Design top, start of the top module:
module top(
    input logic clk,
    input logic rst,
    output logic    RGB_G,
    output logic    RGB_R,
    output logic    RGB_B
);
    logic red_out;
    integer red;
    logic green_out;
    integer green;
    logic blue_out;
    integer blue;
    ramp #(
        .steps (7'b1100011)
    )
    u1 (
        .clk (clk),
        .rst (rst),
        .pwm_value (red)
    );
    ramp #(
        .steps (7'b0111000)
    )
    u2 (
            .clk (clk),
            .rst (rst),
            .pwm_value (green)
        );
    ramp #(
        .steps (7'b0001110)
    )
    u3 (
        .clk (clk),
        .rst (rst),
        .pwm_value (blue)
    );
    pwm u4 (
        .clk (clk),
        .rst (rst),
        .duty_cycle (red),
        .pwm_out (red_out)
    );
    assign RGB_R = red_out;
    pwm u5 (
        .clk (clk),
        .rst (rst),
        .duty_cycle (green),
        .pwm_out (green_out)
    );
    assign RGB_G = green_out;
    pwm u6 (
        .clk (clk),
        .rst (rst),
        .duty_cycle (blue),
        .pwm_out (blue_out)
    );
    assign RGB_B = blue_out;
endmodule
clock: 4.94 ns
lec_check: 0
cap_margin: 0
core_margin: 2
core_utilization: 72
cts_cluster_size: 26
place_density_lb_addon: 0.02
setup_slack_margin: 1.46
slew_margin: 20
run.sh (not shown) runs the stock make flow with config.mk's settings and CLKGATE_MAP_FILE=.
Next try:
ABC_AREA = 0   (was unset)
CAP_MARGIN = 20   (was 0)
CORE_ASPECT_RATIO = 0.71   (was unset)
CTS_CLUSTER_DIAMETER = 380   (was unset)
SETUP_SLACK_MARGIN = 1.23   (was 1.46)
TNS_END_PERCENT = 75   (was unset)
clock period = 4.16 ns   (was 4.94 ns; I/O delays follow)
Now the flow finished but fails on setup timing.
First-iteration DRC count rises by about 34%.
Worst hold slack is better by 7.0 ps.
Synthesized area is unchanged.
Combinational power rose by about 19%.
Sequential share of layout area rises by 0.79 points.
Wire length went down by about 2.8%.
Non-clock buffer count goes up by 21.
Global-route usage fell by 0.33 points.
Next try:
ABC_AREA = unset   (was 0)
CORE_ASPECT_RATIO = unset   (was 0.71)
CORE_UTILIZATION = 65   (was 72)
CTS_CLUSTER_DIAMETER = unset   (was 380)
CTS_CLUSTER_SIZE = unset   (was 26)
PLACE_DENSITY_LB_ADDON = unset   (was 0.02)
SETUP_SLACK_MARGIN = unset   (was 1.23)
TNS_END_PERCENT = unset   (was 75)
clock period = 4.94 ns   (was 4.16 ns; I/O delays follow)
Outcome:
- With this change the flow completed with no timing, DRC or antenna violations
- non-clock buffer count decreases by 256
- count of clock-buffer cells in the layout increases by 64
- worst hold slack gets worse by 6.8 ps
- clock skew decreases by 14 ps
- sequential share of layout area increases by 1.7 points
- power increases by 11%

* * *

Setup of north:
The RTL this note starts from:
==> flow/design.v <==
module pwm #(
    parameter step = 10000
)(
    input logic clk, 
    input logic rst,
    input integer duty_cycle,  
    output logic pwm_out
);
    integer pwm_on;
    localparam integer scalar = step/100;
    int pwm_count;
    logic switch;
    always_ff @(posedge clk) begin
        if (rst) begin
            pwm_on <= 0;
            pwm_count <= 0;
            switch <= 0;
        end
        else begin
        pwm_on <= duty_cycle*scalar;
        if (duty_cycle >= 99 || duty_cycle <= 1) begin
            if (duty_cycle >= 99) begin
                switch <= 0;
            end
            if (duty_cycle <= 1) begin
                switch <= 1;
            end
        end
        else begin
            if (pwm_count > pwm_on - 1) begin
                switch <= 1;
                if (pwm_count > step - 1) begin
                    pwm_count <= 0;
                    switch <= 0;
                end
                else begin
                    pwm_count <= pwm_count + 1;
                end
            end
            else begin
                pwm_count <= pwm_count + 1;
            end
        end
        end
    end
    assign pwm_out = (switch) ? 1'b1 : 1'b0;
endmodule
module ramp #(
    parameter step = 2000000,  
    parameter [0:6] steps = 7'b0011100,  
    parameter int n_steps = $bits(steps)
)(
    input logic clk,
    input logic rst,
    output int pwm_value
);
    integer stage;  
    integer count;  
    integer pwm_count;  
    localparam integer substep = step / 100;
    function automatic integer rate(input integer i);
        integer next;
        integer current;
        begin
            if (i < n_steps - 1) next = steps[i + 1] ? 100 : 0;
            else next = steps[0] ? 100 : 0;
            current = steps[i] ? 100 : 0;
            rate = (next - current) / 100;
        end
    endfunction
    integer stage_rate;
    always_comb begin
        stage_rate = 0;
        for (int i = 0; i < n_steps; i++)
            if (stage == i) stage_rate = rate(i);
    end
    always_ff @(posedge clk) begin
        if (rst) begin
            stage <= 0;
            count <= 0;
            pwm_count <= 0;
            if (steps[0]) pwm_value <= 100;
            else pwm_value <= 0;
        end
        else begin
        pwm_count <= pwm_count + 1;
        if (pwm_count == substep - 1) begin
            pwm_value <= pwm_value + stage_rate;
            pwm_count <= 0;
        end
        count <= count + 1;  
        if (count == step) begin
            count <= 0;  
            if (stage < n_steps - 1) begin
                stage <= stage + 1;
            end 
            else begin
                stage <= 0;
                if (steps[0]) pwm_value <= 100;
                else pwm_value <= 0;
            end
        end
        end
    end
endmodule
module top(
    input logic clk,
    input logic rst,
    output logic    RGB_G,
    output logic    RGB_R,
    output logic    RGB_B
);
    logic red_out;
    integer red;
    logic green_out;
    integer green;
    logic blue_out;
    integer blue;
    ramp #(
        .steps (7'b1100011)
    )
    u1 (
        .clk (clk),
        .rst (rst),
        .pwm_value (red)
    );
    ramp #(
        .steps (7'b0111000)
    )
    u2 (
            .clk (clk),
            .rst (rst),
            .pwm_value (green)
        );
    ramp #(
        .steps (7'b0001110)
    )
    u3 (
        .clk (clk),
        .rst (rst),
        .pwm_value (blue)
    );
    pwm u4 (
        .clk (clk),
        .rst (rst),
        .duty_cycle (red),
        .pwm_out (red_out)
    );
    assign RGB_R = red_out;
    pwm u5 (
        .clk (clk),
        .rst (rst),
        .duty_cycle (green),
        .pwm_out (green_out)
    );
    assign RGB_G = green_out;
    pwm u6 (
        .clk (clk),
        .rst (rst),
        .duty_cycle (blue),
        .pwm_out (blue_out)
    );
    assign RGB_B = blue_out;
endmodule
make LEC_CHECK=0 CAP_MARGIN=20 CORE_MARGIN=2 CORE_UTILIZATION=72 CTS_CLUSTER_SIZE=96 SETUP_SLACK_MARGIN=-0.71 SLEW_MARGIN=20 finish   # period 8.3 ns
Here is what was changed in the inputs of south compared with north.
- swapping 96 for 77 in CTS_CLUSTER_SIZE
- putting PLACE_DENSITY_LB_ADDON at 0.0 where nothing was set
- swapping -0.71 for 1.27 in SETUP_SLACK_MARGIN
- putting TNS_END_PERCENT at 95 where nothing was set
- swapping 8.3 for 4.39 in the clock period (ns, I/O delays scaled along)
--- outcome ---
Final checks on south, whose flow otherwise completed, came back failing, citing negative setup slack.
Comparing north and south, relative contribution of combinational cells to total power is lower on north.
Compare north and south | relative contribution of the clock network to total power lower: north
Number of logic stages on the critical path including buffering for south: 3 up relative to north
Inputs modified between south and east:
- swapping 72 for 63 in CORE_UTILIZATION
- clearing PLACE_DENSITY_LB_ADDON, which used to be 0.0
- clearing TNS_END_PERCENT, which used to be 95
- clearing SETUP_SLACK_MARGIN, which used to be 1.27
- clearing CTS_CLUSTER_SIZE, which used to be 77
- swapping 4.39 for 4.81 in the clock period (ns, I/O delays scaled along)
### Flow results
east vs. south: wire length lower, relative area change from synthesis to final layout down 14 points, pre-CTS worst setup slack now larger.
east vs south on final cell count without fillers: east is the lower one.
No stage failed in east, and the final checks on the layout all came back clean.
Going from south to east, non-clock buffer count shrank by more than half.
Number of global-route vias before repair for east: 4723 down relative to south
The following lists how west was set up differently from east:
- CORE_UTILIZATION: 63 -> 62
- CTS_CLUSTER_SIZE: unset -> 96
- the clock period (ns, I/O delays scaled along): 4.81 -> 7.57
==> comparison <==
Every stage of the flow completed for west, and the final layout passed the timing, DRC and antenna checks.
As far as final cell count is concerned, west and east perform about the same.
Against east, west comes in 0.6 points lower on proportion of power drawn by the clock network.
~same number of distinct library cells after synthesis in east and west
Final worst-path setup slack: east and west compared, higher one is west
Of east and west, the run reporting the lower final critical delay including setup and external delays was east.
west — number of fill cells about 1.1% higher, east as reference
A worst setup path endpoint of u6.pwm_count[4] is what east shows, while u5.pwm_count[4] belongs to west.
east → west: number of buffers other than clock buffers in the final layout -about 34%; worst hold slack after final layout ~0 delta.
Area: west vs east -> west smaller
Combinational power: west < east
Power is estimated from default activity; no workload was simulated.
